<file path="design.v">
module axi_lite_slave (
    input  logic        aclk,
    input  logic        aresetn,
    input  logic        awvalid,
    output logic        awready,
    input  logic [31:0] awaddr,
    input  logic        wvalid,
    output logic        wready,
    input  logic [31:0] wdata,
    input  logic [3:0]  wstrb,
    output logic        bvalid,
    input  logic        bready,
    output logic [1:0]  bresp,
    input  logic        arvalid,
    output logic        arready,
    input  logic [31:0] araddr,
    output logic        rvalid,
    input  logic        rready,
    output logic [31:0] rdata,
    output logic [1:0]  rresp
);
logic [31:0] registers [16];
wire [31:0] debug_reg0 = registers[0];
wire [31:0] debug_reg1 = registers[1];
wire [31:0] debug_reg2 = registers[2];
wire [31:0] debug_reg3 = registers[3];
wire [31:0] debug_reg4 = registers[4];
wire [31:0] debug_reg5 = registers[5];
typedef enum logic [1:0] {
    W_IDLE, W_WAIT_DATA, W_RESP
} write_state_t;
write_state_t write_state;
logic [31:0] write_addr_reg;
logic [1:0] bresp_reg;
logic [1:0] rresp_reg;
logic [31:0] rdata_reg;
always_ff @(posedge aclk or negedge aresetn) begin
    if (!aresetn) begin
        write_state <= W_IDLE;
        awready <= 1'b1;        
        wready <= 1'b0;
        bvalid <= 1'b0;
        write_addr_reg <= 32'h0;
        bresp_reg <= 2'b00;     
        for (int i = 0; i < 16; i++) registers[i] <= 32'h0;
    end else begin
        case (write_state)
            W_IDLE: begin
                awready <= 1'b1;
                if (awvalid && awready) begin
                    write_addr_reg <= awaddr;
                    write_state <= W_WAIT_DATA;
                    awready <= 1'b0;
                    wready <= 1'b1;
                    bresp_reg <= (awaddr[5:2] < 16) ? 2'b00 : 2'b10;
                end
            end
            W_WAIT_DATA: begin
                if (wvalid && wready) begin
                    if (write_addr_reg[5:2] < 16) begin
                        for (int i = 0; i < 4; i++) begin
                            if (wstrb[i])
                                registers[write_addr_reg[5:2]][i*8 +: 8] <= wdata[i*8 +: 8];
                        end
                    end
                    write_state <= W_RESP;
                    wready <= 1'b0;
                    bvalid <= 1'b1;
                end
            end 
            W_RESP: begin
                if (bvalid && bready) begin
                    bvalid <= 1'b0;
                    write_state <= W_IDLE;
                end
            end
        endcase
    end
end
always_ff @(posedge aclk or negedge aresetn) begin
    if (!aresetn) begin
        arready <= 1'b1;
        rvalid <= 1'b0;
        rresp_reg <= 2'b00;      
        rdata_reg <= 32'h0;     
    end else begin
        if (arvalid && arready) begin
            rdata_reg <= (araddr[5:2] < 16) ? registers[araddr[5:2]] : 32'hDEADBEEF;
            rresp_reg <= (araddr[5:2] < 16) ? 2'b00 : 2'b10;
            arready <= 1'b0;
            rvalid <= 1'b1;
        end else if (rvalid && rready) begin
            rvalid <= 1'b0;
            arready <= 1'b1;
        end
    end
end
assign bresp = bresp_reg;
assign rresp = rresp_reg;
assign rdata = rdata_reg;
endmodule
</file>
<file path="run.sh">
#!/bin/bash
# the make line also repeats each setting of config.mk as NAME=value (left out here)
make -C /OpenROAD-flow-scripts/flow DESIGN_CONFIG=/design/flow/config.mk WORK_HOME=/design/flow/orfs CLKGATE_MAP_FILE= finish
</file>
<file path="config.mk">
export PLATFORM = sky130hd
export DESIGN_NAME = axi_lite_slave
export DESIGN_NICKNAME = axi_lite_slave
export VERILOG_FILES = /design/flow/design.v
export SDC_FILE = /design/flow/constraint.sdc
export NUM_CORES = 4
export LEC_CHECK = 0
export ABC_AREA = 1
export CAP_MARGIN = 20
export CELL_PAD_IN_SITES_GLOBAL_PLACEMENT = 0
export CORE_ASPECT_RATIO = 0.75
export CORE_MARGIN = 5
export CORE_UTILIZATION = 55
export CTS_CLUSTER_DIAMETER = 375
export CTS_CLUSTER_SIZE = 25
export MAX_ROUTING_LAYER = met5
export MIN_ROUTING_LAYER = met1
export PLACE_DENSITY_LB_ADDON = 0.15
export SETUP_SLACK_MARGIN = 0.05
export SLEW_MARGIN = 20
export TNS_END_PERCENT = 100
</file>
<file path="constraint.sdc">
create_clock -name core_clock -period 3.87 [get_ports {aclk}]
set_input_delay 0.7740 -clock core_clock [delete_from_list [all_inputs] [get_ports {aclk}]]
set_output_delay 0.7740 -clock core_clock [all_outputs]
set_load 0.01 [all_outputs]
</file>
==> results of run 1 <==
-- layer usage --
| layer | global-route usage | up-vias | routed length (um) |
|---|---|---|---|
| li1 | - | 9782 | - |
| met2 | 0.406 | 626 | 29300 |
| met1 | 0.402 | 9999 | 29800 |
| met3 | 0.0264 | 76 | 3840 |
| met5 | 0 | - | 0 |
| met4 | 0.0642 | 0 | 1650 |
-- area by class of cell --
class                      instances  area share
inverter                          82      0.0116
timing repair buffer             124      0.0490
tap                              586      0.0276
clock inverter                     1    0.000752
clock buffer                      47      0.0282
multi-input combinational       2231       0.360
sequential                       556       0.523
-- through the flow --
stage	utilization	power, W	area, um2
final	0.598	0.0120	26600
after global routing	0.598	0.0126	26600
after CTS	0.598	0.0121	26600
after detailed placement	0.581	0.00892	25800
after global placement	0.581	0.00880	25800
after floorplan	-	0.00804	24700
==> Table 3: Implementation characteristics, run 1 <==
Characteristics after synthesis and place and route

Parameter                              Value

Final layout
  Final std cells w/o fill .................. 3627
  Logic area .................. 9580 um2
  Layout Nets .................. 3128
  FF/Latch Area .................. 13900 um2
  Growth of design area from synthesis to finish .................. 7.98%
  Fill cells .................. 3965

Global routing
  Global-route total usage across every layer .................. 0.262
  Initial antenna violation count .................. 0
  Vias in the first global route .................. 19600
  First-pass GRT wire length .................. 106000 um
  Total congestion overflow .................. 0
  Maximum number of pins on one net before global-route repair .................. 109

Yosys
  Yosys warning total .................. 2
  Count of cell types in the netlist .................. 20
  Dominant cells by area after synthesis .................. sky130_fd_sc_hd__dfrtp_1 56%, sky130_fd_sc_hd__nand2_1 18%, sky130_fd_sc_hd__o21ai_0 11%
  Chip Area, Yosys .................. 24600 um2
  Number of cells in the yosys synthesis report .................. 3060
  Synth Instances .................. 3060
  Aoi/oai-family share of the synthesized area .................. 0.120
  Top-count cell post-synth .................. sky130_fd_sc_hd__nand2_1
  Average cell area after synthesis .................. 8.05 um2
  Share of the synthesized area in the top cell type .................. 0.561
  EDFF count, synth .................. 0
  Mux area share .................. 0
  Fraction of synthesized cell area in xor and xnor cells .................. 0
  Register bit count reported by yosys .................. 556
  Post-synth ARST share .................. 1.00
  Fraction of the yosys area taken by sequential cells .................. 0.565
  Most frequent cells after synthesis .................. 1180 x sky130_fd_sc_hd__nand2_1, 555 x sky130_fd_sc_hd__o21ai_0, 553 x sky130_fd_sc_hd__dfrtp_1
  Area fraction in and, or, nand and nor cells .................. 0.267
  Largest combinational cell category by area .................. simple AND/OR/NAND/NOR gates
  Area leader, netlist .................. sky130_fd_sc_hd__dfrtp_1
  Synthesized-area fraction occupied by adder cells .................. 0
  Most frequently used flop master after synthesis .................. sky130_fd_sc_hd__dfrtp_1
  Post-synthesis instance area .................. 24600 um2

Final timing
  Final total negative setup slack .................. 0 ps
  Least-Margin Pin Slew .................. 1010 ps
  Setup violators final .................. 0
  Maximum frequency from static timing analysis .................. 386 MHz
  Unrepaired setup endpoints after global routing .................. no
  Fin crit share .................. 0.670
  Final min period .................. 2590 ps
  Worst-case setup margin in the final layout .................. 1280 ps
  Max transition margin .................. 0.319
  Max-slew violation count .................. 0
  Worst Hold Margin .................. 175 ps
  Final Hold Violating Endpoints .................. 0
  Worst clock skew .................. 22.8 ps

Route
  Starting DRT DRC Count .................. 1930
  Number of routed nets with antenna violations .................. 0
  Via count .................. 20500
  Vias/cell .................. 5.65
  Number of inserted diodes .................. 0
  First-pass iteration count of the detailed router .................. 6
  Total detailed-routing wirelength .................. 64600 um
  DRC errors left .................. 0
  Mean routed wirelength per cell .................. 17.8 um

Worst setup path
  Kind of critical path .................. input port to flip-flop
  Cells along the critical path .................. clkdlybuf4s50_1 > inv_2 > nand2_1 > nor2_2 > buf_4 > nand2_1 > nand2_1 > nor2_1 > nand2_1 > o21ai_1 > nand2_1
  Crit path required time .................. 4390 ps
  CP startpoint .................. araddr[5]
  Top fanout value on the critical path .................. 20
  Type of destination of the critical path .................. flip-flop
  Most used cell along the critical path .................. sky130_fd_sc_hd__nand2_1
  Reg-to-reg slack, setup .................. 1630 ps
  Count of cells along the worst register-to-register path .................. 5
  Critical path launch point type .................. input port
  Crit path arrival time .................. 3120 ps
  Combined buffer and inverter count along the critical path .................. 3
  End of the worst register-to-register path .................. registers[2][20]
  Crit path capture .................. rdata_reg[14]
  Longest individual stage delay on the worst path .................. 640 ps
  Number of stages on the worst setup path .................. 11
  Beginning of the worst register-to-register path .................. write_addr_reg[2]
  Cell with the largest stage delay on the worst path .................. sky130_fd_sc_hd__nor2_2
  Worst path top cell family by delay .................. buffers and inverters

Place
  Weighted congestion at the end of routability-driven global placement .................. 0.862
  Port-buffer cells .................. 87
  Number of placed cells counting well taps .................. 3579
  Total half-perimeter wirelength after legalization and detailed placement .................. 41000 um
  Pre-CTS setup slack .................. 731 ps

CTS
  Clock transition at the register clock pins on the worst setup and hold paths after CTS .................. 100 ps
  Post-CTS setup buffers .................. 0
  TritonCTS Buffers .................. 26
  Clock root buffer .................. sky130_fd_sc_hd__clkbuf_16
  Post-CTS Resized .................. 0
  Clock tree from TritonCTS .................. built
  Worst-skew pair later-pin latency .................. 580 ps
  Clock Sinks .................. 556
  Cts hold-fix bufs .................. 0
  H-Tree Depth .................. 1
  CTS max path bufs .................. 3

Floorplan
  Boundary pin count .................. 148
  Die H .................. 193 um
  Die Span X .................. 254 um
  Effective utilization at floorplan .................. 0.554
  Placement row count .................. 67
  Die footprint .................. 49200 um2
  Core area .................. 44500 um2

Pwr
  Fraction of power consumed by combinational cells .................. 0.153
  Switching power share of the total .................. 0.287
  Share of total power in sequential cells .................. 0.582
  Clk pwr share .................. 0.265
  Cell area power density .................. 451 nW/um2
  Top power consumer group .................. registers
  Power Internal .................. 0.00855 W
  Switching pwr .................. 0.00345 W
  Leakage power total .................. 13.4 nW
  Clock group total power .................. 0.00318 W
  Power drawn by the sequential cells .................. 0.00698 W
  Logic power comb .................. 0.00184 W
  Worst VDD drop .................. 328 uV

Run
  Total tool warning count .................. 84
  Reported max-cap violation count .................. 0

Status
  Outcome .................. timing/DRC/antenna clean

Worst hold path
  Path type of the worst min-delay path .................. input port to asynchronous set/reset pin
==> inputs of run 2 (changes only) <==
CELL_PAD_IN_SITES_GLOBAL_PLACEMENT = not set   (was 0)
CORE_ASPECT_RATIO = not set   (was 0.75)
CORE_MARGIN = 2   (was 5)
CORE_UTILIZATION = 58   (was 55)
CTS_CLUSTER_DIAMETER = not set   (was 375)
CTS_CLUSTER_SIZE = not set   (was 25)
HOLD_SLACK_MARGIN = 0.05   (was not set)
MAX_ROUTING_LAYER = not set   (was met5)
MIN_ROUTING_LAYER = not set   (was met1)
PLACE_DENSITY = 0.6   (was not set)
PLACE_DENSITY_LB_ADDON = not set   (was 0.15)
SETUP_SLACK_MARGIN = not set   (was 0.05)
TNS_END_PERCENT = 35   (was 100)
clock period = 2.03 ns   (was 3.87 ns; I/O delays follow)
==> run 2 against run 1 <==
Compared with the run above: cell count increased by 4.5%; sequential power increased by 91%; sequential share of layout area decreased by 6.1 points; sequential cell count unchanged; global-route usage increased by 6.1 points; critical path type is now flip-flop to output port; largest power group unchanged.
==> Table 3: Implementation characteristics, run 2 <==
Characteristics after synthesis and place and route

Parameter                              Value

Status
  Outcome .................. timing/DRC/antenna clean

Final timing
  Setup violators final .................. 0
  Maximum frequency from static timing analysis .................. 505 MHz
  Fin crit share .................. 0.975
  Max-slew violation count .................. 0
  Worst-case setup margin in the final layout .................. 50.9 ps
  Least-Margin Pin Slew .................. 936 ps
  Worst clock skew .................. 7.84 ps
  Unrepaired setup endpoints after global routing .................. no
  Final Hold Violating Endpoints .................. 0
  Max transition margin .................. 0.375
  Final min period .................. 1980 ps

Route
  Number of routed nets with antenna violations .................. 0
  DRC errors left .................. 0
  First-pass iteration count of the detailed router .................. 6
  Via count .................. 21600
  Starting DRT DRC Count .................. 2020
  Total detailed-routing wirelength .................. 69100 um
  Mean routed wirelength per cell .................. 18.2 um
  Number of inserted diodes .................. 0
  Vias/cell .................. 5.69

Yosys
  Register bit count reported by yosys .................. 556
  Largest combinational cell category by area .................. simple AND/OR/NAND/NOR gates
  Mux area share .................. 0
  Most frequent cells after synthesis .................. 1180 x sky130_fd_sc_hd__nand2_1, 555 x sky130_fd_sc_hd__o21ai_0, 553 x sky130_fd_sc_hd__dfrtp_1
  Synth Instances .................. 3060
  Yosys warning total .................. 2
  Share of the synthesized area in the top cell type .................. 0.561
  Synthesized-area fraction occupied by adder cells .................. 0
  Number of cells in the yosys synthesis report .................. 3060
  Area leader, netlist .................. sky130_fd_sc_hd__dfrtp_1
  Post-synthesis instance area .................. 24600 um2
  EDFF count, synth .................. 0
  Dominant cells by area after synthesis .................. sky130_fd_sc_hd__dfrtp_1 56%, sky130_fd_sc_hd__nand2_1 18%, sky130_fd_sc_hd__o21ai_0 11%
  Post-synth ARST share .................. 1.00
  Aoi/oai-family share of the synthesized area .................. 0.120
  Average cell area after synthesis .................. 8.05 um2
  Top-count cell post-synth .................. sky130_fd_sc_hd__nand2_1
  Chip Area, Yosys .................. 24600 um2
  Area fraction in and, or, nand and nor cells .................. 0.267
  Fraction of the yosys area taken by sequential cells .................. 0.565
  Fraction of synthesized cell area in xor and xnor cells .................. 0
  Most frequently used flop master after synthesis .................. sky130_fd_sc_hd__dfrtp_1
  Count of cell types in the netlist .................. 20

Final layout
  Growth of design area from synthesis to finish .................. 22.3%
  Layout Nets .................. 3310
  Finished layout cell area .................. 30100 um2

Pwr
  Worst VDD drop .................. 741 uV
  Fraction of power consumed by combinational cells .................. 0.138
  Logic power comb .................. 0.00385 W
  Clk pwr share .................. 0.384
  Switching power share of the total .................. 0.273
  Power Internal .................. 0.0203 W
  Share of total power in sequential cells .................. 0.478
  Power drawn by the sequential cells .................. 0.0133 W
  Clock group total power .................. 0.0107 W
  Leakage power total .................. 15.3 nW
  Switching pwr .................. 0.00761 W
  Top power consumer group .................. registers
  Cell area power density .................. 926 nW/um2

Worst setup path
  Number of stages on the worst setup path .................. 1
  Crit path required time .................. 1620 ps
  Crit path arrival time .................. 1570 ps
  Count of cells along the worst register-to-register path .................. 6
  Combined buffer and inverter count along the critical path .................. 1
  Crit path capture .................. rdata[9]
  Reg-to-reg slack, setup .................. 360 ps
  CP startpoint .................. rdata_reg[9]
  Cells along the critical path .................. clkdlybuf4s50_1
  Top fanout value on the critical path .................. 2
  Worst path top cell family by delay .................. buffers and inverters
  Critical path launch point type .................. flip-flop
  Type of destination of the critical path .................. output port
  Kind of critical path .................. flip-flop to output port
  Longest individual stage delay on the worst path .................. 580 ps
  Cell with the largest stage delay on the worst path .................. sky130_fd_sc_hd__clkdlybuf4s50_1
  Beginning of the worst register-to-register path .................. write_state[2]
  End of the worst register-to-register path .................. registers[10][25]

Floorplan
  Core area .................. 41900 um2
  Die footprint .................. 44200 um2
  Die Span X .................. 210 um
  Boundary pin count .................. 148
  Die H .................. 210 um
  Placement row count .................. 75
  Effective utilization at floorplan .................. 0.588

Place
  Port-buffer cells .................. 87
  Pre-CTS setup slack .................. -379 ps
  Weighted congestion at the end of routability-driven global placement .................. 0.893
  Total half-perimeter wirelength after legalization and detailed placement .................. 44600 um
  Dpl cell area .................. 28200 um2

CTS
  H-Tree Depth .................. 2
  Clock tree from TritonCTS .................. built
  Worst-skew pair later-pin latency .................. 610 ps
  Clock Sinks .................. 556
  CTS max path bufs .................. 3
  TritonCTS Buffers .................. 58
  Clock root buffer .................. sky130_fd_sc_hd__clkbuf_16
  Post-CTS setup buffers .................. 0
  Clock transition at the register clock pins on the worst setup and hold paths after CTS .................. 60 ps

Global routing
  First-pass GRT wire length .................. 112000 um
  Vias in the first global route .................. 21000
  Maximum number of pins on one net before global-route repair .................. 99
  Total congestion overflow .................. 0
  Global-route total usage across every layer .................. 0.323
  Initial antenna violation count .................. 0

Worst hold path
  Path type of the worst min-delay path .................. input port to asynchronous set/reset pin

Run
  Reported max-cap violation count .................. 0
  Total tool warning count .................. 84
## run 2: cell type report
class	instances	area (um2)
sequential	556	13900
fill	3308	11800
multi-input combinational	2231	9580
timing repair buffer	274	3730
clock buffer	85	1690
tap	539	674
inverter	82	308
clock inverter	23	231
## run 2: repair_timing
action,in CTS,in global routing
gates resized,4,0
hold endpoints to repair,208,0
hold buffers,1,0
setup endpoints to repair,4,0
## run 2: routing by layer
metal / vias up / part of all wire / global-route usage
met2: 741 / 0.47 / 0.522
met1: 10500 / 0.43 / 0.452
met5: - / 0 / 0
li1: 10200 / - / -
met3: 143 / 0.065 / 0.0451
met4: 0 / 0.029 / 0.112
## run 2: through the flow
step / util / total power (W) / cells / setup TNS, ps / hold slack [ps]
finish: 0.718 / 0.0279 / 3790 / 0 / 230
global route: 0.718 / 0.0291 / 3790 / 0 / 239
CTS: 0.718 / 0.0280 / 3790 / 0 / 210
detailed placement: 0.672 / 0.0173 / 3681 / -11070 / 268
global placement: 0.672 / 0.0172 / 3681 / -9900 / 266
floorplan: - / 0.0153 / 3063 / 0 / 110
==> inputs of run 3 (changes only) <==
CORE_UTILIZATION = 72   (was 58)
CTS_CLUSTER_DIAMETER = 231   (was not set)
CTS_CLUSTER_SIZE = 15   (was not set)
HOLD_SLACK_MARGIN = 0.3   (was 0.05)
PLACE_DENSITY = 0.65   (was 0.6)
SETUP_SLACK_MARGIN = -0.09   (was not set)
SLEW_MARGIN = 35   (was 20)
TNS_END_PERCENT = not set   (was 35)
clock period = 1.37 ns   (was 2.03 ns; I/O delays follow)
==> run 3 against run 2 <==
Compared with the run above: now fails the layout checks on setup timing; synthesized area did not move; via count rose by 20%; first-iteration DRC count rose by 110%; cell count fell by 2.0%; combinational power rose by 110%; non-clock buffer count rose by 58; design area rose by 3.1%; clock-buffer cell count fell by 23; synthesized cell count did not move; worst hold slack improved by 120 ps; worst setup slack got worse by 510 ps; utilization rose by 21 points.
==> Table 3: Implementation characteristics, run 3 <==
Characteristics after synthesis and place and route

Parameter                              Value

CTS
  Clock transition at the register clock pins on the worst setup and hold paths after CTS .................. 70 ps
  H-Tree Depth .................. 2
  Clock tree from TritonCTS .................. built
  CTS max path bufs .................. 3
  Worst-skew pair later-pin latency .................. 600 ps
  TritonCTS Buffers .................. 43
  Clock root buffer .................. sky130_fd_sc_hd__clkbuf_16
  Clock Sinks .................. 556

Yosys
  Fraction of the yosys area taken by sequential cells .................. 0.565
  Synth Instances .................. 3060
  Chip Area, Yosys .................. 24600 um2
  Count of cell types in the netlist .................. 20
  Synthesized-area fraction occupied by adder cells .................. 0
  Average cell area after synthesis .................. 8.05 um2
  Area fraction in and, or, nand and nor cells .................. 0.267
  Most frequently used flop master after synthesis .................. sky130_fd_sc_hd__dfrtp_1
  EDFF count, synth .................. 0
  Aoi/oai-family share of the synthesized area .................. 0.120
  Share of the synthesized area in the top cell type .................. 0.561
  Mux area share .................. 0
  Top-count cell post-synth .................. sky130_fd_sc_hd__nand2_1
  Post-synth ARST share .................. 1.00
  Post-synthesis instance area .................. 24600 um2
  Area leader, netlist .................. sky130_fd_sc_hd__dfrtp_1
  Register bit count reported by yosys .................. 556
  Fraction of synthesized cell area in xor and xnor cells .................. 0
  Most frequent cells after synthesis .................. 1180 x sky130_fd_sc_hd__nand2_1, 555 x sky130_fd_sc_hd__o21ai_0, 553 x sky130_fd_sc_hd__dfrtp_1
  Largest combinational cell category by area .................. simple AND/OR/NAND/NOR gates
  Yosys warning total .................. 2
  Number of cells in the yosys synthesis report .................. 3060
  Dominant cells by area after synthesis .................. sky130_fd_sc_hd__dfrtp_1 56%, sky130_fd_sc_hd__nand2_1 18%, sky130_fd_sc_hd__o21ai_0 11%

Global routing
  Vias in the first global route .................. 23000
  Initial antenna violation count .................. 1
  Maximum number of pins on one net before global-route repair .................. 74
  Total congestion overflow .................. 0
  First-pass GRT wire length .................. 117000 um
  Global-route total usage across every layer .................. 0.414

Pwr
  Power drawn by the sequential cells .................. 0.0201 W
  Fraction of power consumed by combinational cells .................. 0.202
  Top power consumer group .................. registers
  Clk pwr share .................. 0.298
  Logic power comb .................. 0.00812 W
  Power Internal .................. 0.0276 W
  Switching pwr .................. 0.0127 W
  Clock group total power .................. 0.0120 W
  Switching power share of the total .................. 0.315
  PnR Total Power .................. 0.0402 W
  Worst VDD drop .................. 1580 uV
  Share of total power in sequential cells .................. 0.500
  Cell area power density .................. 1290 nW/um2
  Leakage power total .................. 15.9 nW

Worst setup path
  Crit path capture .................. rdata_reg[11]
  CP startpoint .................. araddr[4]
  Number of stages on the worst setup path .................. 10
  Most used cell along the critical path .................. sky130_fd_sc_hd__nand2_1
  Cells along the critical path .................. dlygate4sd2_1 > nor2_4 > buf_4 > buf_12 > nand3_1 > nand2_1 > nor2_1 > nand2_1 > o21ai_1 > nand2_1
  Count of cells along the worst register-to-register path .................. 6
  Critical path launch point type .................. input port
  Combined buffer and inverter count along the critical path .................. 3
  Longest individual stage delay on the worst path .................. 500 ps
  End of the worst register-to-register path .................. registers[3][30]
  Type of destination of the critical path .................. flip-flop
  Top fanout value on the critical path .................. 48
  Worst path top cell family by delay .................. simple AND/OR/NAND/NOR gates
  Cell with the largest stage delay on the worst path .................. sky130_fd_sc_hd__nor2_1
  Crit path required time .................. 1820 ps
  Kind of critical path .................. input port to flip-flop
  Reg-to-reg slack, setup .................. -360 ps
  Beginning of the worst register-to-register path .................. write_state[2]
  Crit path arrival time .................. 2290 ps

Route
  Vias/cell .................. 6.94
  Starting DRT DRC Count .................. 4159
  Via count .................. 25800
  Total routed wire length on the met1 layer .................. 29300 um
  Total detailed-routing wirelength .................. 91300 um
  Number of routed nets with antenna violations .................. 0
  First-pass iteration count of the detailed router .................. 10
  Sum of met3 wire segment lengths after detailed routing .................. 13600 um
  Met2 wire len .................. 40700 um
  Mean routed wirelength per cell .................. 24.6 um
  DRC errors left .................. 0
  Highest metal layer used by the detailed router .................. met4

Worst hold path
  Capture endpoint of the worst hold path .................. rvalid
  Worst Hold Launch .................. rready
  Path type of the worst min-delay path .................. input port to flip-flop
  Cells on Worst Hold Path .................. 2

Final timing
  Least-Margin Pin Slew .................. 645 ps
  Setup violators final .................. 669
  Max transition margin .................. 0.570
  Worst Hold Margin .................. 353 ps
  Worst-case setup margin in the final layout .................. -462 ps
  Max-slew violation count .................. 0
  Final min period .................. 1830 ps
  Unrepaired setup endpoints after global routing .................. yes
  Maximum frequency from static timing analysis .................. 546 MHz
  Worst clock skew .................. 27.5 ps
  Final Hold Violating Endpoints .................. 0
  Fin crit share .................. 1.34

Place
  Weighted congestion at the end of routability-driven global placement .................. 0.889
  Total half-perimeter wirelength after legalization and detailed placement .................. 45500 um
  Port-buffer cells .................. 87

Run
  Total tool warning count .................. 86
  Reported max-cap violation count .................. 0

Floorplan
  Boundary pin count .................. 148
  Placement row count .................. 67
  Die Span X .................. 189 um
  Die H .................. 189 um
  Die footprint .................. 35700 um2
  Effective utilization at floorplan .................. 0.733
  Core area .................. 33600 um2

Status
  Checks that blocked a clean result ............ setup timing
  Outcome .................. finished with violations

Final layout
  Fill cells .................. 1224
  Layout Nets .................. 3354
  Growth of design area from synthesis to finish .................. 26.1%
-- run 3: timing repair --
item / CTS / global route
hold endpoints to repair: 557 / 0
pin swaps: 7 / 22
setup endpoints to repair: 440 / 598
gates cloned: 2 / 26
hold buffers: 3 / 0
buffers inserted: 17 / 19
gates resized: 174 / 397
-- run 3: per-layer routing --
metal / global-route usage / vias to the layer above
li1: - / 10300
met1: 0.541 / 11900
met2: 0.670 / 2693
met3: 0.0791 / 854
met4: 0.207 / 0
met5: 0 / -
-- run 3: final cells by class --
| type | instances | area [um2] | area share |
|---|---|---|---|
| timing repair buffer | 332 | 4590 | 0.148 |
| inverter | 82 | 315 | 0.0101 |
| sequential | 556 | 13900 | 0.448 |
| tap | 448 | 561 | 0.0180 |
| clock buffer | 62 | 1190 | 0.0383 |
| multi-input combinational | 2232 | 10500 | 0.337 |
| clock inverter | 1 | 16.3 | 0.000523 |
| antenna | 1 | 2.50 | 0.0000805 |
-- run 3: metrics by stage --
| step | TNS (ps) | area, um2 | utilization | worst slack (ps) | instances |
|---|---|---|---|---|---|
| 4_1_cts | -50800 | 29400 | 0.874 | -170 | 3673 |
| 6_report | -106750 | 31100 | 0.924 | -462 | 3714 |
| 2_1_floorplan | -18600 | 24700 | - | -85.7 | 3063 |
| 5_1_grt | -137190 | 31100 | 0.924 | -587 | 3713 |
| 3_5_place_dp | -233730 | 28000 | 0.832 | -778 | 3588 |
| 3_3_place_gp | -218930 | 28000 | 0.832 | -737 | 3588 |
==> inputs of run 4 (changes only) <==
CORE_UTILIZATION = 50   (was 72)
CTS_CLUSTER_DIAMETER = not set   (was 231)
CTS_CLUSTER_SIZE = not set   (was 15)
HOLD_SLACK_MARGIN = 0.05   (was 0.3)
PLACE_DENSITY = 0.6   (was 0.65)
SETUP_SLACK_MARGIN = 0.0   (was -0.09)
SLEW_MARGIN = 20   (was 35)
clock period = 2.47 ns   (was 1.37 ns; I/O delays follow)
==> run 4 against run 3 <==
Compared with the run above: now clean on timing, DRC and antenna; global-route usage decreased by 14 points; worst setup slack better by 740 ps; synthesized area is the same; highest routed layer unchanged.
==> Table 3: Implementation characteristics, run 4 <==
Characteristics after synthesis and place and route

Parameter                              Value

Worst setup path
  Type of destination of the critical path .................. output port
  Crit path capture .................. arready
  Beginning of the worst register-to-register path .................. write_addr_reg[4]
  Combined buffer and inverter count along the critical path .................. 1
  Number of stages on the worst setup path .................. 1
  CP startpoint .................. arready
  Cells along the critical path .................. clkdlybuf4s50_1
  Crit path arrival time .................. 1700 ps
  End of the worst register-to-register path .................. registers[0][1]
  Reg-to-reg slack, setup .................. 550 ps
  Crit path required time .................. 1980 ps
  Kind of critical path .................. flip-flop to output port
  Count of cells along the worst register-to-register path .................. 6
  Cell with the largest stage delay on the worst path .................. sky130_fd_sc_hd__dfstp_2
  Longest individual stage delay on the worst path .................. 550 ps
  Worst path top cell family by delay .................. flip-flops
  Critical path launch point type .................. flip-flop
  Top fanout value on the critical path .................. 3

Yosys
  Area leader, netlist .................. sky130_fd_sc_hd__dfrtp_1
  Aoi/oai-family share of the synthesized area .................. 0.120
  Share of the synthesized area in the top cell type .................. 0.561
  Chip Area, Yosys .................. 24600 um2
  Post-synth ARST share .................. 1.00
  Dominant cells by area after synthesis .................. sky130_fd_sc_hd__dfrtp_1 56%, sky130_fd_sc_hd__nand2_1 18%, sky130_fd_sc_hd__o21ai_0 11%
  Synthesized-area fraction occupied by adder cells .................. 0
  Fraction of the yosys area taken by sequential cells .................. 0.565
  Post-synthesis instance area .................. 24600 um2
  Average cell area after synthesis .................. 8.05 um2
  Synth Instances .................. 3060
  Largest combinational cell category by area .................. simple AND/OR/NAND/NOR gates
  Top-count cell post-synth .................. sky130_fd_sc_hd__nand2_1
  Area fraction in and, or, nand and nor cells .................. 0.267
  Yosys warning total .................. 2
  Mux area share .................. 0
  Register bit count reported by yosys .................. 556
  Count of cell types in the netlist .................. 20
  Fraction of synthesized cell area in xor and xnor cells .................. 0
  EDFF count, synth .................. 0
  Number of cells in the yosys synthesis report .................. 3060
  Most frequently used flop master after synthesis .................. sky130_fd_sc_hd__dfrtp_1
  Most frequent cells after synthesis .................. 1180 x sky130_fd_sc_hd__nand2_1, 555 x sky130_fd_sc_hd__o21ai_0, 553 x sky130_fd_sc_hd__dfrtp_1

Final layout
  Logic area .................. 9580 um2
  Final std cells w/o fill .................. 3854
  Layout Nets .................. 3249
  FF/Latch Area .................. 13900 um2
  Core utilization of the finished layout .................. 0.589
  Growth of design area from synthesis to finish .................. 16.8%
  Fill cells .................. 4502

Global routing
  Vias in the first global route .................. 19800
  Initial antenna violation count .................. 0
  Total congestion overflow .................. 0
  Global-route total usage across every layer .................. 0.275
  First-pass GRT wire length .................. 110000 um
  Maximum number of pins on one net before global-route repair .................. 73

Route
  Via count .................. 20700
  Number of routed nets with antenna violations .................. 0
  Vias/cell .................. 5.38
  First-pass iteration count of the detailed router .................. 8
  Mean routed wirelength per cell .................. 17.6 um
  Total detailed-routing wirelength .................. 68000 um
  DRC errors left .................. 0
  Starting DRT DRC Count .................. 1904
  Number of inserted diodes .................. 0

Pwr
  Top power consumer group .................. registers
  Switching pwr .................. 0.00615 W
  Clock group total power .................. 0.00887 W
  Clk pwr share .................. 0.390
  Switching power share of the total .................. 0.270
  Logic power comb .................. 0.00298 W
  Power Internal .................. 0.0166 W
  Leakage power total .................. 14.5 nW
  Share of total power in sequential cells .................. 0.479
  Worst VDD drop .................. 527 uV
  Cell area power density .................. 790 nW/um2
  Fraction of power consumed by combinational cells .................. 0.131
  Power drawn by the sequential cells .................. 0.0109 W

CTS
  Clock Sinks .................. 556
  Post-CTS setup buffers .................. 0
  CTS max path bufs .................. 3
  Clock transition at the register clock pins on the worst setup and hold paths after CTS .................. 60 ps
  Clock tree from TritonCTS .................. built
  Clock root buffer .................. sky130_fd_sc_hd__clkbuf_16
  Worst-skew pair later-pin latency .................. 620 ps
  H-Tree Depth .................. 2
  TritonCTS Buffers .................. 59

Place
  Total half-perimeter wirelength after legalization and detailed placement .................. 43300 um
  Weighted congestion at the end of routability-driven global placement .................. 0.808
  Port-buffer cells .................. 87
  Number of placed cells counting well taps .................. 3744
  Pre-CTS setup slack .................. -40.2 ps

Final timing
  Worst-case setup margin in the final layout .................. 279 ps
  Final Hold Violating Endpoints .................. 0
  Final min period .................. 2190 ps
  Worst Hold Margin .................. 450 ps
  Setup violators final .................. 0
  Maximum frequency from static timing analysis .................. 456 MHz
  Least-Margin Pin Slew .................. 784 ps
  Fin crit share .................. 0.887
  Unrepaired setup endpoints after global routing .................. no
  Worst clock skew .................. 18.5 ps
  Max transition margin .................. 0.476
  Max-slew violation count .................. 0
  Final total negative setup slack .................. 0 ps

Worst hold path
  Path type of the worst min-delay path .................. input port to asynchronous set/reset pin

Floorplan
  Die footprint .................. 51100 um2
  Die H .................. 226 um
  Core area .................. 48800 um2
  Effective utilization at floorplan .................. 0.505
  Boundary pin count .................. 148
  Die Span X .................. 226 um
  Placement row count .................. 81

Status
  Outcome .................. timing/DRC/antenna clean

Run
  Reported max-cap violation count .................. 0
  Total tool warning count .................. 82
==> run 4: cell type report <==
cell class,instances,area share
flip-flops and latches,556,0.483
multi-input cells,2231,0.333
repair buffers,212,0.0757
clock buffers,89,0.0640
well taps,664,0.0289
inverters,82,0.0107
clock inverters,20,0.00469
==> run 4: per-stage QoR <==
| step | power, W | area (um2) |
|---|---|---|
| finish | 0.0228 | 28800 |
| global route | 0.0239 | 28800 |
| CTS | 0.0230 | 28800 |
| detailed placement | 0.0140 | 26800 |
| global placement | 0.0139 | 26800 |
| floorplan | 0.0126 | 24700 |
==> run 4: what timing repair did <==
item,in CTS,in global routing
gates resized,0,0
endpoints found under the hold margin,38,0
hold buffers,1,0
==> run 4: metal layers <==
metal | global-route usage | routed length [um] | share of wire
met2 | 0.442 | 31900 | 0.47
met4 | 0.0868 | 1630 | 0.024
met1 | 0.396 | 31200 | 0.46
met3 | 0.0273 | 3330 | 0.049
met5 | 0 | 0 | 0
==> inputs of run 5 (changes only) <==
ABC_AREA = not set   (was 1)
CORE_UTILIZATION = 70   (was 50)
CTS_CLUSTER_DIAMETER = 58   (was not set)
HOLD_SLACK_MARGIN = -0.05   (was 0.05)
PLACE_DENSITY = not set   (was 0.6)
SETUP_SLACK_MARGIN = 0.58   (was 0.0)
clock period = 2.19 ns   (was 2.47 ns; I/O delays follow)
==> run 5 against run 4 <==
Compared with the run above: non-clock buffer count up 146; highest routed layer is now met5; sequential power barely moved; now fails the layout checks on setup timing; critical endpoint is now rdata_reg[9]; synthesized area is 1.1% higher; critical path depth up 6; register-to-register slack lost 1000 ps; largest cell class unchanged.
==> Table 3: Implementation characteristics, run 5 <==
Characteristics after synthesis and place and route

Parameter                              Value

Status
  Outcome .................. finished with violations
  Checks that blocked a clean result ............ setup timing

Worst setup path
  Crit path arrival time .................. 3170 ps
  Combined buffer and inverter count along the critical path .................. 2
  Crit path capture .................. rdata_reg[9]
  Kind of critical path .................. input port to flip-flop
  Most used cell along the critical path .................. sky130_fd_sc_hd__buf_4
  Worst path top cell family by delay .................. AND-OR/OR-AND gates
  Cells along the critical path .................. buf_4 > nor2b_2 > buf_4 > a22oi_1 > o22ai_1 > nor4_4 > o21ai_1
  Count of cells along the worst register-to-register path .................. 6
  Cell with the largest stage delay on the worst path .................. sky130_fd_sc_hd__a22oi_1
  Critical path launch point type .................. input port
  Longest individual stage delay on the worst path .................. 1020 ps
  End of the worst register-to-register path .................. rdata_reg[13]
  CP startpoint .................. araddr[5]
  Beginning of the worst register-to-register path .................. arready
  Crit path required time .................. 2720 ps
  Reg-to-reg slack, setup .................. -450 ps
  Number of stages on the worst setup path .................. 7
  Top fanout value on the critical path .................. 16
  Type of destination of the critical path .................. flip-flop

Pwr
  Clk pwr share .................. 0.434
  Logic power comb .................. 0.00302 W
  Cell area power density .................. 729 nW/um2
  Clock group total power .................. 0.0106 W
  Worst VDD drop .................. 1200 uV
  Power Internal .................. 0.0175 W
  Leakage power total .................. 16.3 nW
  Switching power share of the total .................. 0.287
  Power drawn by the sequential cells .................. 0.0108 W
  Top power consumer group .................. registers
  Switching pwr .................. 0.00702 W
  Share of total power in sequential cells .................. 0.443
  Fraction of power consumed by combinational cells .................. 0.123

Floorplan
  Effective utilization at floorplan .................. 0.706
  Die Span X .................. 193 um
  Die footprint .................. 37100 um2
  Placement row count .................. 69
  Boundary pin count .................. 148
  Die H .................. 193 um
  Core area .................. 35300 um2

Final timing
  Worst Hold Margin .................. 385 ps
  Final min period .................. 2640 ps
  Max transition margin .................. 0.168
  Setup violators final .................. 6
  Least-Margin Pin Slew .................. 1250 ps
  Worst-case setup margin in the final layout .................. -453 ps
  Fin crit share .................. 1.21
  Maximum frequency from static timing analysis .................. 378 MHz
  Max-slew violation count .................. 0
  Worst clock skew .................. 26.4 ps
  Unrepaired setup endpoints after global routing .................. yes
  Final Hold Violating Endpoints .................. 0

Route
  First-pass iteration count of the detailed router .................. 15
  Starting DRT DRC Count .................. 4870
  Mean routed wirelength per cell .................. 46.9 um
  Via count .................. 24000
  Number of routed nets with antenna violations .................. 0
  DRC errors left .................. 0
  Total detailed-routing wirelength .................. 126000 um
  Vias/cell .................. 8.90

Final layout
  Logic area .................. 13100 um2
  Growth of design area from synthesis to finish .................. 34.7%
  Layout Nets .................. 2275
  FF/Latch Area .................. 13900 um2
  Core utilization of the finished layout .................. 0.951
  Fill cells .................. 785

CTS
  Worst-skew pair later-pin latency .................. 670 ps
  CTS max path bufs .................. 3
  TritonCTS Buffers .................. 55
  Clock Sinks .................. 556
  Clock tree from TritonCTS .................. built
  H-Tree Depth .................. 2
  Clock transition at the register clock pins on the worst setup and hold paths after CTS .................. 70 ps
  Clock root buffer .................. sky130_fd_sc_hd__clkbuf_16

Run
  Total tool warning count .................. 89
  Reported max-cap violation count .................. 0

Yosys
  Average cell area after synthesis .................. 13.2 um2
  EDFF count, synth .................. 0
  Chip Area, Yosys .................. 24900 um2
  Most frequently used flop master after synthesis .................. sky130_fd_sc_hd__dfrtp_1
  Dominant cells by area after synthesis .................. sky130_fd_sc_hd__dfrtp_1 56%, sky130_fd_sc_hd__mux2_2 22%, sky130_fd_sc_hd__a22oi_1 2.6%
  Synth Instances .................. 1887
  Number of cells in the yosys synthesis report .................. 1887
  Area leader, netlist .................. sky130_fd_sc_hd__dfrtp_1
  Aoi/oai-family share of the synthesized area .................. 0.115
  Area fraction in and, or, nand and nor cells .................. 0.0510
  Mux area share .................. 0.250
  Post-synth ARST share .................. 1.00
  Register bit count reported by yosys .................. 556
  Fraction of the yosys area taken by sequential cells .................. 0.558
  Synthesized-area fraction occupied by adder cells .................. 0
  Share of the synthesized area in the top cell type .................. 0.555
  Post-synthesis instance area .................. 24900 um2
  Yosys warning total .................. 2
  Fraction of synthesized cell area in xor and xnor cells .................. 0
  Top-count cell post-synth .................. sky130_fd_sc_hd__dfrtp_1
  Largest combinational cell category by area .................. multiplexers
  Most frequent cells after synthesis .................. 553 x sky130_fd_sc_hd__dfrtp_1, 497 x sky130_fd_sc_hd__mux2_2, 94 x sky130_fd_sc_hd__nand2_1
  Count of cell types in the netlist .................. 53

Global routing
  Total congestion overflow .................. 0
  Vias in the first global route .................. 21700
  Maximum number of pins on one net before global-route repair .................. 71
  Initial antenna violation count .................. 10
  First-pass GRT wire length .................. 137000 um
  Global-route total usage across every layer .................. 0.508

Place
  Weighted congestion at the end of routability-driven global placement .................. 0.968
  Port-buffer cells .................. 87
  Total half-perimeter wirelength after legalization and detailed placement .................. 48400 um

Worst hold path
  Path type of the worst min-delay path .................. input port to flip-flop
  Worst Hold Launch .................. awaddr[2]
  Cells on Worst Hold Path .................. 2
  Capture endpoint of the worst hold path .................. write_addr_reg[2]
-- run 5: layer usage --
metal / GRT usage / wire length [um] / vias up
li1: - / - / 7649
met2: 0.760 / 49600 / 3342
met4: 0.355 / 17100 / 38
met3: 0.169 / 22300 / 1654
met1: 0.624 / 36500 / 11300
met5: 0.00687 / 804 / -
-- run 5: area by class of cell --
| type | count | share of cell area |
|---|---|---|
| antenna | 17 | 0.00127 |
| clock buffer | 82 | 0.0512 |
| clock inverter | 21 | 0.00633 |
| inverter | 3 | 0.000335 |
| multi-input combinational | 1194 | 0.389 |
| sequential | 556 | 0.415 |
| tap | 461 | 0.0172 |
| timing repair buffer | 358 | 0.120 |
-- run 5: timing repair --
action	CTS	global route
hold buffers	1	0
resized	486	125
pin swaps	47	41
hold endpoints to repair	39	0
setup endpoints to repair	581	561
buffers inserted	50	25
gates cloned	2	2
-- run 5: per-stage QoR --
stage | instance area, um2 | setup WS (ps) | TNS [ps] | power (W) | std cells
after floorplan | 26000 | 418 | 0 | 0.0117 | 1890
after global placement | 29000 | -236 | -67960 | 0.0131 | 2492
after detailed placement | 29000 | -265 | -83250 | 0.0132 | 2492
after CTS | 32700 | 388 | 0 | 0.0229 | 2648
after global routing | 33500 | -320 | -894 | 0.0246 | 2681
final | 33600 | -453 | -1590 | 0.0245 | 2692
==> inputs of run 6 (changes only) <==
ABC_AREA = 0   (was not set)
CELL_PAD_IN_SITES_DETAIL_PLACEMENT = 1   (was not set)
CELL_PAD_IN_SITES_GLOBAL_PLACEMENT = 0   (was not set)
CORE_ASPECT_RATIO = 0.75   (was not set)
CORE_MARGIN = 5   (was 2)
CORE_UTILIZATION = 59   (was 70)
CTS_CLUSTER_DIAMETER = 375   (was 58)
CTS_CLUSTER_SIZE = 25   (was not set)
GPL_ROUTABILITY_DRIVEN = 0   (was not set)
GPL_TIMING_DRIVEN = 1   (was not set)
HOLD_SLACK_MARGIN = 0.04   (was -0.05)
MAX_ROUTING_LAYER = met5   (was not set)
MIN_ROUTING_LAYER = met2   (was not set)
PLACE_DENSITY_LB_ADDON = 0.15   (was not set)
SETUP_SLACK_MARGIN = 0.05   (was 0.58)
TNS_END_PERCENT = 100   (was not set)
clock period = 1.95 ns   (was 2.19 ns; I/O delays follow)
==> run 6 against run 5 <==
Compared with the run above: the run now fails in global routing; synthesized cell count stayed put; synthesized area is the same; die size rose by 25%.
==> Table 3: Implementation characteristics, run 6 <==
Table: implementation figures

Parameter                              Value

Yosys
  Fraction of synthesized cell area in xor and xnor cells .................. 0
  Number of cells in the yosys synthesis report .................. 1887
  Count of cell types in the netlist .................. 53
  EDFF count, synth .................. 0
  Yosys warning total .................. 2
  Fraction of the yosys area taken by sequential cells .................. 0.558
  Chip Area, Yosys .................. 24900 um2
  Mux area share .................. 0.250
  Register bit count reported by yosys .................. 556
  Area leader, netlist .................. sky130_fd_sc_hd__dfrtp_1
  Synth Instances .................. 1887
  Dominant cells by area after synthesis .................. sky130_fd_sc_hd__dfrtp_1 56%, sky130_fd_sc_hd__mux2_2 22%, sky130_fd_sc_hd__a22oi_1 2.6%
  Synthesized-area fraction occupied by adder cells .................. 0
  Post-synthesis instance area .................. 24900 um2
  Most frequently used flop master after synthesis .................. sky130_fd_sc_hd__dfrtp_1
  Top-count cell post-synth .................. sky130_fd_sc_hd__dfrtp_1
  Aoi/oai-family share of the synthesized area .................. 0.115
  Largest combinational cell category by area .................. multiplexers
  Most frequent cells after synthesis .................. 553 x sky130_fd_sc_hd__dfrtp_1, 497 x sky130_fd_sc_hd__mux2_2, 94 x sky130_fd_sc_hd__nand2_1
  Share of the synthesized area in the top cell type .................. 0.555
  Average cell area after synthesis .................. 13.2 um2
  Area fraction in and, or, nand and nor cells .................. 0.0510
  Post-synth ARST share .................. 1.00

Status
  Failing step .................. global routing
  Error that stopped the run .................. [ERROR GRT-0116] Global routing finished with congestion. Check the congestion regions in the DRC Viewer.
  Outcome .................. did not finish

CTS
  TritonCTS Buffers .................. 26
  CTS max path bufs .................. 3
  H-Tree Depth .................. 1
  Clock Sinks .................. 556
  Clock root buffer .................. sky130_fd_sc_hd__clkbuf_16

Place
  Total half-perimeter wirelength after legalization and detailed placement .................. 64800 um
  Port-buffer cells .................. 87
  Pre-CTS setup slack .................. -730 ps
  Number of placed cells counting well taps .................. 2672

Floorplan
  Die Span X .................. 247 um
  Die H .................. 188 um
  Core area .................. 41900 um2
  Die footprint .................. 46500 um2
  Effective utilization at floorplan .................. 0.595
  Placement row count .................. 65
  Boundary pin count .................. 148

Global routing
  Total congestion overflow .................. 33
  Global-route total usage across every layer .................. 0.817
[run 6: what timing repair did]
action,in CTS
hold buffers,1
endpoints found under the setup margin,579
resized,108
cloned,1
buffers inserted,29
endpoints found under the hold margin,122
pin swaps,12
[run 6: stage by stage]
| step | setup TNS (ps) | hold WS (ps) | cell area [um2] |
|---|---|---|---|
| after global placement | -182110 | 286 | 29000 |
| after detailed placement | -247330 | 291 | 29000 |
| after floorplan | 0 | 94.4 | 24900 |
| after CTS | 0 | 234 | 30300 |
[run 6: routing by layer]
layer,global-route usage,GRT overflow
met1,-,-
met2,0.849,1
met3,0.887,23
met4,0.667,8
met5,0.731,1
==> inputs of run 7 (changes only) <==
ABC_AREA = not set   (was 0)
CELL_PAD_IN_SITES_DETAIL_PLACEMENT = not set   (was 1)
CELL_PAD_IN_SITES_GLOBAL_PLACEMENT = not set   (was 0)
CORE_ASPECT_RATIO = not set   (was 0.75)
CORE_MARGIN = 2   (was 5)
CORE_UTILIZATION = 70   (was 59)
CTS_CLUSTER_DIAMETER = 56   (was 375)
CTS_CLUSTER_SIZE = 49   (was 25)
GPL_ROUTABILITY_DRIVEN = not set   (was 0)
GPL_TIMING_DRIVEN = not set   (was 1)
HOLD_SLACK_MARGIN = 0.3   (was 0.04)
MAX_ROUTING_LAYER = not set   (was met5)
MIN_ROUTING_LAYER = not set   (was met2)
PLACE_DENSITY_LB_ADDON = not set   (was 0.15)
SETUP_SLACK_MARGIN = 0.56   (was 0.05)
TNS_END_PERCENT = not set   (was 100)
clock period = 2.09 ns   (was 1.95 ns; I/O delays follow)
==> run 7 against run 6 <==
Compared with the run above: synthesized area is the same; the flow again stops in global routing; die size shrank 20%; synthesized cell count is the same.
==> Table 3: Implementation characteristics, run 7 <==
Table: implementation figures

Parameter                              Value

Yosys
  Most frequently used flop master after synthesis .................. sky130_fd_sc_hd__dfrtp_1
  Fraction of the yosys area taken by sequential cells .................. 0.558
  Area fraction in and, or, nand and nor cells .................. 0.0510
  Synth Instances .................. 1887
  Synthesized-area fraction occupied by adder cells .................. 0
  Dominant cells by area after synthesis .................. sky130_fd_sc_hd__dfrtp_1 56%, sky130_fd_sc_hd__mux2_2 22%, sky130_fd_sc_hd__a22oi_1 2.6%
  Share of the synthesized area in the top cell type .................. 0.555
  Area leader, netlist .................. sky130_fd_sc_hd__dfrtp_1
  Chip Area, Yosys .................. 24900 um2
  Most frequent cells after synthesis .................. 553 x sky130_fd_sc_hd__dfrtp_1, 497 x sky130_fd_sc_hd__mux2_2, 94 x sky130_fd_sc_hd__nand2_1
  Aoi/oai-family share of the synthesized area .................. 0.115
  EDFF count, synth .................. 0
  Average cell area after synthesis .................. 13.2 um2
  Post-synthesis instance area .................. 24900 um2
  Register bit count reported by yosys .................. 556
  Post-synth ARST share .................. 1.00
  Fraction of synthesized cell area in xor and xnor cells .................. 0
  Largest combinational cell category by area .................. multiplexers
  Yosys warning total .................. 2
  Count of cell types in the netlist .................. 53
  Mux area share .................. 0.250
  Top-count cell post-synth .................. sky130_fd_sc_hd__dfrtp_1
  Number of cells in the yosys synthesis report .................. 1887

Floorplan
  Die footprint .................. 37100 um2
  Die H .................. 193 um
  Die Span X .................. 193 um
  Placement row count .................. 69
  Core area .................. 35300 um2
  Boundary pin count .................. 148
  Effective utilization at floorplan .................. 0.706

CTS
  Clock Sinks .................. 556
  Clock root buffer .................. sky130_fd_sc_hd__clkbuf_16
  TritonCTS Buffers .................. 39
  H-Tree Depth .................. 2
  CTS max path bufs .................. 3

Status
  Failing step .................. global routing
  Outcome .................. did not finish

Place
  Pre-CTS setup slack .................. -309 ps
  Port-buffer cells .................. 87
  Total half-perimeter wirelength after legalization and detailed placement .................. 50800 um
  Weighted congestion at the end of routability-driven global placement .................. 0.907
[run 7: stage by stage]
stage               instances  cell area (um2)
floorplan                1890            26600
global placement         2505            29700
detailed placement       2505            29700
CTS                      2641            32400
[run 7: what timing repair did]
item | CTS
gates resized | 326
endpoints found under the hold margin | 479
buffers inserted | 58
hold buffers | 1
cloned | 6
setup endpoints to repair | 581
pin swaps | 30
==> inputs of run 8 (changes only) <==
ABC_AREA = 1   (was not set)
CORE_ASPECT_RATIO = 1.04   (was not set)
CORE_UTILIZATION = 72   (was 70)
CTS_CLUSTER_DIAMETER = not set   (was 56)
CTS_CLUSTER_SIZE = 41   (was 49)
HOLD_SLACK_MARGIN = 0.26   (was 0.3)
PLACE_DENSITY = 0.78   (was not set)
SETUP_SLACK_MARGIN = -0.13   (was 0.56)
clock period = 1.37 ns   (was 2.09 ns; I/O delays follow)
==> run 8 against run 7 <==
Compared with the run above: die size fell by 3.8%; synthesized cell count is 62% higher; synthesized area decreased by 1.1%; the layout now fails its checks (setup timing).
==> Table 3: Implementation characteristics, run 8 <==
Characteristics after synthesis and place and route

Parameter                              Value

Pwr
  Switching power share of the total .................. 0.294
  Clock group total power .................. 0.0153 W
  Power Internal .................. 0.0302 W
  Leakage power total .................. 15.8 nW
  Clk pwr share .................. 0.358
  Top power consumer group .................. registers
  Fraction of power consumed by combinational cells .................. 0.174
  Power drawn by the sequential cells .................. 0.0200 W
  Switching pwr .................. 0.0126 W
  Logic power comb .................. 0.00744 W
  Cell area power density .................. 1390 nW/um2
  Worst VDD drop .................. 1290 uV
  Share of total power in sequential cells .................. 0.468

Worst setup path
  Longest individual stage delay on the worst path .................. 780 ps
  Beginning of the worst register-to-register path .................. write_state[2]
  Combined buffer and inverter count along the critical path .................. 2
  Crit path capture .................. registers[4][29]
  Critical path launch point type .................. flip-flop
  Count of cells along the worst register-to-register path .................. 6
  Reg-to-reg slack, setup .................. -840 ps
  Cells along the critical path .................. nand2_1 > nor2_4 > buf_12 > nand2_4 > buf_12 > o21ai_0
  Crit path required time .................. 1780 ps
  Type of destination of the critical path .................. flip-flop
  CP startpoint .................. write_state[2]
  Kind of critical path .................. flip-flop to flip-flop
  Crit path arrival time .................. 2610 ps
  End of the worst register-to-register path .................. registers[4][29]
  Worst path top cell family by delay .................. AND-OR/OR-AND gates
  Top fanout value on the critical path .................. 16
  Most used cell along the critical path .................. sky130_fd_sc_hd__buf_12
  Cell with the largest stage delay on the worst path .................. sky130_fd_sc_hd__o21ai_0
  Number of stages on the worst setup path .................. 6

Final layout
  Growth of design area from synthesis to finish .................. 24.7%
  FF/Latch Area .................. 13900 um2
  Layout Nets .................. 3355
  Fill cells .................. 1471
  Logic area .................. 10100 um2

Final timing
  Worst-case setup margin in the final layout .................. -836 ps
  Maximum frequency from static timing analysis .................. 453 MHz
  Unrepaired setup endpoints after global routing .................. yes
  Worst Hold Margin .................. 309 ps
  Fin crit share .................. 1.61
  Max-slew violation count .................. 0
  Final min period .................. 2210 ps
  Worst clock skew .................. 20.8 ps
  Least-Margin Pin Slew .................. 1000 ps
  Setup violators final .................. 586
  Max transition margin .................. 0.323
  Final Hold Violating Endpoints .................. 0

Yosys
  Area fraction in and, or, nand and nor cells .................. 0.267
  Yosys warning total .................. 2
  Mux area share .................. 0
  Fraction of the yosys area taken by sequential cells .................. 0.565
  Fraction of synthesized cell area in xor and xnor cells .................. 0
  Number of cells in the yosys synthesis report .................. 3060
  Top-count cell post-synth .................. sky130_fd_sc_hd__nand2_1
  Largest combinational cell category by area .................. simple AND/OR/NAND/NOR gates
  Area leader, netlist .................. sky130_fd_sc_hd__dfrtp_1
  Share of the synthesized area in the top cell type .................. 0.561
  Most frequent cells after synthesis .................. 1180 x sky130_fd_sc_hd__nand2_1, 555 x sky130_fd_sc_hd__o21ai_0, 553 x sky130_fd_sc_hd__dfrtp_1
  EDFF count, synth .................. 0
  Most frequently used flop master after synthesis .................. sky130_fd_sc_hd__dfrtp_1
  Synth Instances .................. 3060
  Dominant cells by area after synthesis .................. sky130_fd_sc_hd__dfrtp_1 56%, sky130_fd_sc_hd__nand2_1 18%, sky130_fd_sc_hd__o21ai_0 11%
  Post-synth ARST share .................. 1.00
  Aoi/oai-family share of the synthesized area .................. 0.120
  Count of cell types in the netlist .................. 20
  Average cell area after synthesis .................. 8.05 um2
  Post-synthesis instance area .................. 24600 um2
  Register bit count reported by yosys .................. 556
  Synthesized-area fraction occupied by adder cells .................. 0
  Chip Area, Yosys .................. 24600 um2

Status
  Outcome .................. finished with violations
  Checks that blocked a clean result ............ setup timing

Worst hold path
  Cells on Worst Hold Path .................. 2
  Capture endpoint of the worst hold path .................. rvalid
  Path type of the worst min-delay path .................. input port to flip-flop
  Worst Hold Launch .................. rready

Global routing
  Maximum number of pins on one net before global-route repair .................. 78
  First-pass GRT wire length .................. 125000 um
  Global-route total usage across every layer .................. 0.456
  Vias in the first global route .................. 24400
  Total congestion overflow .................. 0
  Initial antenna violation count .................. 3

Place
  Port-buffer cells .................. 87
  Total half-perimeter wirelength after legalization and detailed placement .................. 47800 um
  Pre-CTS setup slack .................. -887 ps
  Weighted congestion at the end of routability-driven global placement .................. 0.945

Route
  Via count .................. 24700
  Starting DRT DRC Count .................. 3539
  Number of routed nets with antenna violations .................. 0
  Total detailed-routing wirelength .................. 84800 um
  First-pass iteration count of the detailed router .................. 9
  Mean routed wirelength per cell .................. 22.6 um
  Vias/cell .................. 6.58
  DRC errors left .................. 0

CTS
  CTS max path bufs .................. 3
  H-Tree Depth .................. 2
  Clock Sinks .................. 556
  Worst-skew pair later-pin latency .................. 610 ps
  Clock tree from TritonCTS .................. built
  TritonCTS Buffers .................. 53
  Clock transition at the register clock pins on the worst setup and hold paths after CTS .................. 70 ps
  Clock root buffer .................. sky130_fd_sc_hd__clkbuf_16

Floorplan
  Die footprint .................. 35700 um2
  Die Span X .................. 185 um
  Placement row count .................. 69
  Core area .................. 33900 um2
  Die H .................. 193 um
  Effective utilization at floorplan .................. 0.726
  Boundary pin count .................. 148

Run
  Reported max-cap violation count .................. 0
  Total tool warning count .................. 86
[run 8: layout make-up]
| class | instances | share of cell area |
|---|---|---|
| antenna | 1 | 0.0000814 |
| inverter | 82 | 0.0103 |
| clock buffer | 76 | 0.0493 |
| timing repair buffer | 324 | 0.132 |
| tap | 461 | 0.0188 |
| clock inverter | 19 | 0.00834 |
| multi-input combinational | 2231 | 0.329 |
| sequential | 556 | 0.453 |
[run 8: what timing repair did]
action | CTS | global route
endpoints found under the setup margin | 304 | 553
cloned | 0 | 8
pin swaps | 3 | 14
hold endpoints to repair | 557 | 0
hold buffers | 3 | 0
setup buffers | 7 | 6
resized | 170 | 260
[run 8: layer usage]
metal	GRT usage	vias to the layer above	part of all wire
li1	-	10300	-
met5	0.00286	-	0.00015
met4	0.316	2	0.072
met3	0.106	577	0.13
met2	0.736	2047	0.47
met1	0.546	11800	0.33
[run 8: metrics by stage]
step	util	power, W	instances	cell area, um2	TNS (ps)
after floorplan	-	0.0227	3063	24700	-18600
after global placement	0.832	0.0257	3636	28200	-224220
after detailed placement	0.832	0.0261	3636	28200	-239650
after CTS	0.885	0.0413	3741	30000	-58400
after global routing	0.906	0.0440	3750	30700	-89110
final	0.906	0.0427	3750	30700	-60470
==> inputs of run 9 (changes only) <==
CORE_ASPECT_RATIO = not set   (was 1.04)
CTS_CLUSTER_DIAMETER = 32   (was not set)
CTS_CLUSTER_SIZE = 71   (was 41)
HOLD_SLACK_MARGIN = -0.08   (was 0.26)
PLACE_DENSITY = 0.65   (was 0.78)
SETUP_SLACK_MARGIN = -0.09   (was -0.13)
==> run 9 against run 8 <==
Compared with the run above: the run now fails in global routing; die size stayed put; synthesized cell count stayed put; synthesized area stayed put.
==> Table 3: Implementation characteristics, run 9 <==
Table: implementation figures

Parameter                              Value

Status
  Outcome .................. did not finish
  Failing step .................. global routing
  Error that stopped the run .................. [ERROR DPL-0038] Utilization greater than 100%, impossible to legalize

Yosys
  Dominant cells by area after synthesis .................. sky130_fd_sc_hd__dfrtp_1 56%, sky130_fd_sc_hd__nand2_1 18%, sky130_fd_sc_hd__o21ai_0 11%
  Most frequently used flop master after synthesis .................. sky130_fd_sc_hd__dfrtp_1
  Synthesized-area fraction occupied by adder cells .................. 0
  Chip Area, Yosys .................. 24600 um2
  Top-count cell post-synth .................. sky130_fd_sc_hd__nand2_1
  Synth Instances .................. 3060
  Number of cells in the yosys synthesis report .................. 3060
  Largest combinational cell category by area .................. simple AND/OR/NAND/NOR gates
  Mux area share .................. 0
  Yosys warning total .................. 2
  Fraction of synthesized cell area in xor and xnor cells .................. 0
  Average cell area after synthesis .................. 8.05 um2
  Count of cell types in the netlist .................. 20
  Area leader, netlist .................. sky130_fd_sc_hd__dfrtp_1
  Post-synthesis instance area .................. 24600 um2
  Share of the synthesized area in the top cell type .................. 0.561
  Post-synth ARST share .................. 1.00
  Fraction of the yosys area taken by sequential cells .................. 0.565
  Register bit count reported by yosys .................. 556
  Area fraction in and, or, nand and nor cells .................. 0.267
  Most frequent cells after synthesis .................. 1180 x sky130_fd_sc_hd__nand2_1, 555 x sky130_fd_sc_hd__o21ai_0, 553 x sky130_fd_sc_hd__dfrtp_1
  Aoi/oai-family share of the synthesized area .................. 0.120
  EDFF count, synth .................. 0

CTS
  CTS max path bufs .................. 3
  Clock Sinks .................. 556
  TritonCTS Buffers .................. 93
  H-Tree Depth .................. 3
  Clock root buffer .................. sky130_fd_sc_hd__clkbuf_16

Floorplan
  Core area .................. 33600 um2
  Boundary pin count .................. 148
  Effective utilization at floorplan .................. 0.733
  Die Span X .................. 189 um
  Die H .................. 189 um
  Die footprint .................. 35700 um2
  Placement row count .................. 67

Place
  Pre-CTS setup slack .................. -778 ps
  Weighted congestion at the end of routability-driven global placement .................. 0.889
  Number of placed cells counting well taps .................. 3588
  Port-buffer cells .................. 87
  Total half-perimeter wirelength after legalization and detailed placement .................. 45500 um
  Dpl cell area .................. 28000 um2
-- run 9: metrics by stage --
step / utilization / total power (W)
4_1_cts: 0.949 / 0.0504
3_5_place_dp: 0.832 / 0.0260
3_3_place_gp: 0.832 / 0.0256
2_1_floorplan: - / 0.0227
-- run 9: timing repair --
item / 4_1_cts
hold buffers: 1
resized: 368
pin swaps: 18
setup endpoints to repair: 552
setup buffers: 22
gates cloned: 11
endpoints found under the hold margin: 364
==> inputs of run 10 (changes only) <==
ABC_AREA = 0   (was 1)
CELL_PAD_IN_SITES_DETAIL_PLACEMENT = 2   (was not set)
CELL_PAD_IN_SITES_GLOBAL_PLACEMENT = 0   (was not set)
CORE_UTILIZATION = 50   (was 72)
CTS_CLUSTER_DIAMETER = not set   (was 32)
CTS_CLUSTER_SIZE = 50   (was 71)
GPL_TIMING_DRIVEN = 0   (was not set)
HOLD_SLACK_MARGIN = 0.14   (was -0.08)
PLACE_DENSITY = not set   (was 0.65)
PLACE_DENSITY_LB_ADDON = 0.19   (was not set)
SETUP_SLACK_MARGIN = not set   (was -0.09)
TNS_END_PERCENT = 15   (was not set)
clock period = 1.42 ns   (was 1.37 ns; I/O delays follow)
==> run 10 against run 9 <==
Compared with the run above: the run fails in clock tree synthesis; synthesized cell count fell by 38%; die size rose by 45%; synthesized area rose by 1.1%.
==> Table 3: Implementation characteristics, run 10 <==
Table: implementation figures

Parameter                              Value

Floorplan
  Core area .................. 49100 um2
  Boundary pin count .................. 148
  Die footprint .................. 51700 um2
  Die H .................. 227 um
  Placement row count .................. 81
  Effective utilization at floorplan .................. 0.508
  Die Span X .................. 227 um

Yosys
  Fraction of the yosys area taken by sequential cells .................. 0.558
  Top-count cell post-synth .................. sky130_fd_sc_hd__dfrtp_1
  Number of cells in the yosys synthesis report .................. 1887
  Yosys warning total .................. 2
  Mux area share .................. 0.250
  Dominant cells by area after synthesis .................. sky130_fd_sc_hd__dfrtp_1 56%, sky130_fd_sc_hd__mux2_2 22%, sky130_fd_sc_hd__a22oi_1 2.6%
  Post-synthesis instance area .................. 24900 um2
  Count of cell types in the netlist .................. 53
  Area fraction in and, or, nand and nor cells .................. 0.0510
  Most frequently used flop master after synthesis .................. sky130_fd_sc_hd__dfrtp_1
  Average cell area after synthesis .................. 13.2 um2
  Chip Area, Yosys .................. 24900 um2
  EDFF count, synth .................. 0
  Fraction of synthesized cell area in xor and xnor cells .................. 0
  Share of the synthesized area in the top cell type .................. 0.555
  Synth Instances .................. 1887
  Most frequent cells after synthesis .................. 553 x sky130_fd_sc_hd__dfrtp_1, 497 x sky130_fd_sc_hd__mux2_2, 94 x sky130_fd_sc_hd__nand2_1
  Post-synth ARST share .................. 1.00
  Register bit count reported by yosys .................. 556
  Aoi/oai-family share of the synthesized area .................. 0.115
  Synthesized-area fraction occupied by adder cells .................. 0
  Largest combinational cell category by area .................. multiplexers
  Area leader, netlist .................. sky130_fd_sc_hd__dfrtp_1

Place
  Total half-perimeter wirelength after legalization and detailed placement .................. 71100 um
  Dpl cell area .................. 27600 um2
  Pre-CTS setup slack .................. -2290 ps
  Weighted congestion at the end of routability-driven global placement .................. 0.916
  Port-buffer cells .................. 86

Status
  Outcome .................. did not finish
  Failing step .................. clock tree synthesis
  Error that stopped the run .................. [ERROR DPL-0033] detailed placement checks failed during check placement.
## run 10: stage by stage
stage	total power, W	instances	TNS (ps)
2_1_floorplan	0.0180	1890	-132310
3_5_place_dp	0.0205	2645	-593120
3_3_place_gp	0.0201	2640	-
Power figures rest on the tool's default switching activity, not on a simulated workload.
